Design LearningMachine, start of the top module:
module LearningMachine(input clk,rst, start, input [6:0] x1Data,x2Data, input [1:0] tData, output[1:0] signYin, output[13:0] w1,w2,b,Yin,output ReadEn, Ready);
  wire [1:0]Select1, Sel1, Sel2;
  wire  flag, InitYin, InitW1, InitW2, InitB, InitFlag, InitAlpha, LdX1, LdX2, LdT, Select2, LdYin, LdFlag, LdAlphaT, LdW1, LdW2, LdB;
  Controller controller(clk, rst, start, compare, flag, InitYin, InitW1, InitW2, InitB, InitFlag, InitAlpha, LdX1, LdX2, LdT, Select2, LdYin, LdFlag, LdAlphaT, LdW1, LdW2, LdB, ReadEn, Ready, Select1, Sel1, Sel2);
  DataPath datapath(clk,rst, x1Data,x2Data, tData, InitYin, InitW1, InitW2, InitB, InitFlag, InitAlpha, LdX1, LdX2, LdT, Select2, LdYin, LdFlag, LdAlphaT, LdW1, LdW2, LdB, Select1, Sel1, Sel2, compare, flag, signYin, w1,w2,b,Yin);
endmodule
For scale: ~89 flip-flops, roughly 9200 sq um of cells after synthesis.
make LEC_CHECK=0 ABC_AREA=1 CAP_MARGIN=0 CELL_PAD_IN_SITES_DETAIL_PLACEMENT=1 CELL_PAD_IN_SITES_GLOBAL_PLACEMENT=2 CORE_ASPECT_RATIO=1.47 CORE_MARGIN=9 CORE_UTILIZATION=40 CTS_CLUSTER_SIZE=48 GPL_ROUTABILITY_DRIVEN=0 GPL_TIMING_DRIVEN=0 HOLD_SLACK_MARGIN=0.15 MAX_ROUTING_LAYER=met5 MIN_ROUTING_LAYER=met1 PLACE_DENSITY_LB_ADDON=0.13 SETUP_SLACK_MARGIN=3.6 SLEW_MARGIN=30 finish   # period 13.0 ns
run.sh (not shown) runs the stock make flow with config.mk's settings and CLKGATE_MAP_FILE=.
The first run went through all stages and came out clean.
Then changed:
==> flow/config.mk (replaced) <==
export PLATFORM = sky130hd
export DESIGN_NAME = LearningMachine
export DESIGN_NICKNAME = LearningMachine
export VERILOG_FILES = /design/flow/design.v
export SDC_FILE = /design/flow/constraint.sdc
export NUM_CORES = 4
export LEC_CHECK = 0
export CAP_MARGIN = 20
export CORE_MARGIN = 2
export CORE_UTILIZATION = 40
export SLEW_MARGIN = 20
==> flow/constraint.sdc (replaced) <==
create_clock -name core_clock -period 12.0 [get_ports {clk}]
set_input_delay 2.4000 -clock core_clock [delete_from_list [all_inputs] [get_ports {clk}]]
set_output_delay 2.4000 -clock core_clock [all_outputs]
set_load 0.01 [all_outputs]
Result: The new run finished clean; final cell count goes down by 15%; via count goes down by 12%; non-clock buffer count goes down by 18.

LearningMachine again, from the RTL that the note above started with.
Settings: LEC_CHECK=0, CAP_MARGIN=10, CORE_ASPECT_RATIO=1.51, CORE_MARGIN=6, CORE_UTILIZATION=55, CTS_CLUSTER_DIAMETER=201, CTS_CLUSTER_SIZE=94, GPL_TIMING_DRIVEN=1, HOLD_SLACK_MARGIN=0.15, MAX_ROUTING_LAYER=met4, MIN_ROUTING_LAYER=met1, PLACE_DENSITY=0.75, SLEW_MARGIN=20, TNS_END_PERCENT=5; clock period 9.61 ns.
Rerun with:
CORE_ASPECT_RATIO = default   (was 1.51)
CORE_MARGIN = 2   (was 6)
CORE_UTILIZATION = 69   (was 55)
CTS_CLUSTER_DIAMETER = 26   (was 201)
CTS_CLUSTER_SIZE = default   (was 94)
HOLD_SLACK_MARGIN = default   (was 0.15)
PLACE_DENSITY = default   (was 0.75)
TNS_END_PERCENT = default   (was 5)
clock period = 7.81 ns   (was 9.61 ns; I/O delays follow)
After rerunning:
- The new run reached the layout checks and failed them: setup timing
- register-to-register slack got worse by 790 ps
- fmax is higher by roughly a tenth
- setup slack gets worse by 790 ps
- area after synthesis does not change
- cell count increases by a few percent
- global-route usage climbs by 13 points
Rerun with:
CORE_UTILIZATION = 58   (was 69)
CTS_CLUSTER_SIZE = 71   (was default)
PLACE_DENSITY = 0.77   (was default)
clock period = 6.54 ns   (was 7.81 ns; I/O delays follow)
The new run ran to the end with violations: setup timing.
Core utilization shrinks by 3.7 points.
Design area grows by about a fifth.
Via count grows by a little under a tenth.
First-iteration DRC count shrinks by a few percent.
Synthesized area stays the same.
Register-to-register slack degrades by 1500 ps.
Global-route usage shrinks by 2.5 points.
Fmax shrinks by a few percent.
Clock skew barely changes.
Rerun with:
CORE_UTILIZATION = 72   (was 58)
CTS_CLUSTER_SIZE = 31   (was 71)
PLACE_DENSITY = 0.91   (was 0.77)
clock period = 7.81 ns   (was 6.54 ns; I/O delays follow)
Outcome: The new run never finished: it broke off in global routing with GRT-0232. Area after synthesis stays the same. Die size fell by about a fifth. Synthesized cell count does not change.
Rerun with:
ABC_AREA = 1   (was default)
CTS_CLUSTER_SIZE = 13   (was 31)
PLACE_DENSITY = 0.35   (was 0.91)
SETUP_SLACK_MARGIN = 1.58   (was default)
SLEW_MARGIN = 40   (was 20)
clock period = 5.56 ns   (was 7.81 ns; I/O delays follow)
- The changed run died in clock tree synthesis on DPL-0038
- die area grows by 2.3%
- area after synthesis rises by about 2.4%
- synthesized cell count came out higher by about 22%
